// JAM
module JAM (
input CLK,
input RST,
output reg [2:0] W,
output reg [2:0] J,
input [6:0] Cost,
output [3:0] MatchCount,
output [9:0] MinCost,
output Valid );
export LEC_CHECK = 0
export ABC_AREA = 1
export CAP_MARGIN = 20
export CORE_MARGIN = 2
export CORE_UTILIZATION = 40
export CTS_CLUSTER_DIAMETER = 292
export SLEW_MARGIN = 20
create_clock -name core_clock -period 6.2 [get_ports {CLK}]
run.sh (not shown) runs the stock make flow with config.mk's settings and CLKGATE_MAP_FILE=.
Edit:
--- a/flow/config.mk
+++ b/flow/config.mk
@@ -6,8 +6,6 @@
 export NUM_CORES = 4
 export LEC_CHECK = 0
-export ABC_AREA = 1
 export CAP_MARGIN = 20
 export CORE_MARGIN = 2
-export CORE_UTILIZATION = 40
-export CTS_CLUSTER_DIAMETER = 292
+export CORE_UTILIZATION = 23
 export SLEW_MARGIN = 20
Effect:
- cell area went up by about 25%
- synthesized cell count is lower by about 10%
- cell count grows by about 15%
Edit:
--- a/flow/config.mk
+++ b/flow/config.mk
@@ -8,4 +8,6 @@
 export CAP_MARGIN = 20
 export CORE_MARGIN = 2
-export CORE_UTILIZATION = 23
+export CORE_UTILIZATION = 60
+export CTS_CLUSTER_DIAMETER = 384
+export CTS_CLUSTER_SIZE = 53
 export SLEW_MARGIN = 20
The changed run completed with no timing, DRC or antenna violations.
Clock-buffer cell count drops by 4.
Fmax shrinks by 1.6%.
Synthesized area stays the same.
Cell count is lower by 22%.
Edit:
--- a/flow/config.mk
+++ b/flow/config.mk
@@ -6,8 +6,10 @@
 export NUM_CORES = 4
 export LEC_CHECK = 0
+export ABC_AREA = 1
 export CAP_MARGIN = 20
+export CELL_PAD_IN_SITES_GLOBAL_PLACEMENT = 2
 export CORE_MARGIN = 2
-export CORE_UTILIZATION = 60
-export CTS_CLUSTER_DIAMETER = 384
-export CTS_CLUSTER_SIZE = 53
+export CORE_UTILIZATION = 40
+export CTS_CLUSTER_DIAMETER = 292
+export GPL_ROUTABILITY_DRIVEN = 0
 export SLEW_MARGIN = 20
=> The new run passed the timing, DRC and antenna checks; synthesized cell count went up by 11%; clock power barely changes; register-to-register slack gains 0.42 ns; setup slack gains 0.42 ns; non-clock buffer count went down by 113; global-route usage went down by 10 points; sequential power is about the same; power went down by 0.86%.

---

JAM again, from the RTL that the note above started with.
clock: 3.82 ns
lec_check: 0
abc_area: 1
cap_margin: 20
core_margin: 2
core_utilization: 72
cts_cluster_diameter: 354
cts_cluster_size: 99
setup_slack_margin: -0.31
slew_margin: 20
The first run ended with an error in global routing (5_1_grt), error GRT-0116.
Next try:
Settings changed: CORE_UTILIZATION 72 to 59, CTS_CLUSTER_SIZE 99 to not set, SETUP_SLACK_MARGIN -0.31 to not set.
Outcome:
- The changed run finished with setup timing left
- synthesized cell count does not change
- die area increases by about a fifth
- synthesized area does not change
Next try:
Settings changed: ABC_AREA 1 to not set, CORE_UTILIZATION 59 to 65, CTS_CLUSTER_DIAMETER 354 to not set.
Clock period 3.82 ns to 3.44 ns, I/O delays scaled along.
What happened:
- This time the run ended with an error in global routing (5_1_grt), error DRT-9419
- synthesized cell count falls by 10%
- area after synthesis rises by 11%
- die area rises by 0.51%

---

Setup of lane 1:
JAM again, from the RTL that the note above started with.
==> flow/design.v (excerpt) <==
module JAM (
input CLK,
input RST,
output reg [2:0] W,
output reg [2:0] J,
input [6:0] Cost,
output [3:0] MatchCount,
output [9:0] MinCost,
output Valid );
Settings: LEC_CHECK=0, CAP_MARGIN=20, CELL_PAD_IN_SITES_GLOBAL_PLACEMENT=1, CORE_ASPECT_RATIO=0.96, CORE_MARGIN=5, CORE_UTILIZATION=26, CTS_CLUSTER_SIZE=60, GPL_ROUTABILITY_DRIVEN=1, HOLD_SLACK_MARGIN=-0.08, MAX_ROUTING_LAYER=met4, PLACE_DENSITY_LB_ADDON=0.29, SLEW_MARGIN=30, TNS_END_PERCENT=45; clock period 3.5 ns.
Every stage of lane 1 finished as expected; the final checks, on the other hand, flagged negative setup slack, which means the layout fails.
The following lists how lane 2 was set up differently from lane 1:
Settings: removing GPL_ROUTABILITY_DRIVEN (formerly 1); changing CORE_UTILIZATION from 26 to 72; removing MAX_ROUTING_LAYER (formerly met4); removing PLACE_DENSITY_LB_ADDON (formerly 0.29); removing TNS_END_PERCENT (formerly 45); removing CELL_PAD_IN_SITES_GLOBAL_PLACEMENT (formerly 1); removing HOLD_SLACK_MARGIN (formerly -0.08); removing CORE_ASPECT_RATIO (formerly 0.96); changing CORE_MARGIN from 5 to 2; changing SLEW_MARGIN from 30 to 20; removing CTS_CLUSTER_SIZE (formerly 60); changing the clock period (ns, I/O delays scaled along) from 3.5 to 9.22.
==> comparison <==
Lane 2 finished all stages; the layout is clean. No crash in lane 1: every stage finished, but the layout fails its final checks due to negative setup slack. Lane 2 gives more slew of the pin with the lowest slew margin than lane 1 did. Changes observed in lane 2 relative to lane 1: overall power now smaller; period utilization lost 72 points; proportion of cell area occupied by registers increased by 6.7 points relative to the old numbers. Lane 2 ends up with a sequential power that is about 60% lower than in lane 1. Lane 1 → lane 2: post-layout net count -17%, routed length per placed instance +5.7 µm. Compared with lane 1, lane 2 shows timing-limited maximum frequency that has gone down by more than a quarter. Between lane 1 and lane 2, global-route usage increased.
## Diff of input files: lane 3 against lane 2
Settings: changing CORE_UTILIZATION from 72 to 57; changing the clock period (ns, I/O delays scaled along) from 9.22 to 3.67.
Results
Lane 3 finished all stages; layout check result: FAIL, due to negative setup slack.
Per the comparison of lane 3 with lane 2, final number of setup-violating endpoints went up by 96, number of top-level pins was more or less identical.
NOTE non-clock buffer count lane 2->lane 3 increased by more than 100%
The capture point of the worst path comes out permutation_rot[7][2]$_SDFFCE_PP0P_ in one run and permutation_rot[0][3]$_SDFFCE_PP1P_ in the other, namely in lane 3 and lane 2 respectively.
Taking lane 2 as the reference, in lane 3 overall power now larger, leakage power summed over all cells now larger, routed wire length now larger.
Going from lane 2 to lane 3, wire length of the first global-routing pass grew by more than 10%.
For lane 4, these inputs were changed with respect to lane 3:
Settings: ABC_AREA: unset -> 1; CORE_UTILIZATION: 57 -> 63; CTS_CLUSTER_SIZE: unset -> 100.
Notes after the runs:
Lane 4 -> stages 100% | layout checks FAIL | negative setup slack
Between lane 3 and lane 4, the flow reports area after synthesis decreasing by a little under 10%.
Summary — first-pass iteration count of the detailed router, lane 4 relative to lane 3: higher, by 3.
Yosys chip area, lane 4 and lane 3: larger value in lane 3
Lane 3 → lane 4: vias after detailed routing went down, critical path depth went up, shortest period the worst path allows went down, post-synthesis adder-cell area fraction went up.
Compared with lane 3, lane 4 is the less power-hungry design.
Here is what was changed in the inputs of lane 5 compared with lane 4.
Settings: an added PLACE_DENSITY of 0.64; a change of CORE_UTILIZATION from 63 to 72; a deleted CTS_CLUSTER_SIZE that had been 100; a deleted ABC_AREA that had been 1; a change of the clock period (ns, I/O delays scaled along) from 3.67 to 4.97.
==> comparison <==
Not one of lane 4 and lane 5 finished clean.
Complete run, failing final checks: lane 4, reason negative setup slack.
What ended lane 5 was a tool error in 5_1_grt; the run never finished.
NOTE: post-synthesis compound-gate area fraction in lane 5 exceeds that of lane 4
Note that the synthesized area recorded for lane 4 amounts to 0.903 times the value seen in lane 5.
Average instance area after synthesis: lane 5 > lane 4
Placed instance area (lane 5 / lane 4): 1.11
Summary — half-perimeter wire length after placement, lane 5 relative to lane 4: higher, by 5.1 mm.
Area fraction in and, or, nand and nor cells (lane 5 over lane 4): decrease, 5.9 points
Changes observed in lane 5 relative to lane 4: buffer count from post-CTS setup fixing went up 35; mux cell area share after synthesis saw an increase.
The total of cells resized after clock tree synthesis in lane 5 was higher than what lane 4 gave.
In the flow results for lane 4 and lane 5, the unique cell type count in the Yosys netlist is larger on lane 5.
No activity file was given, so power comes from the tool's default toggle rates.
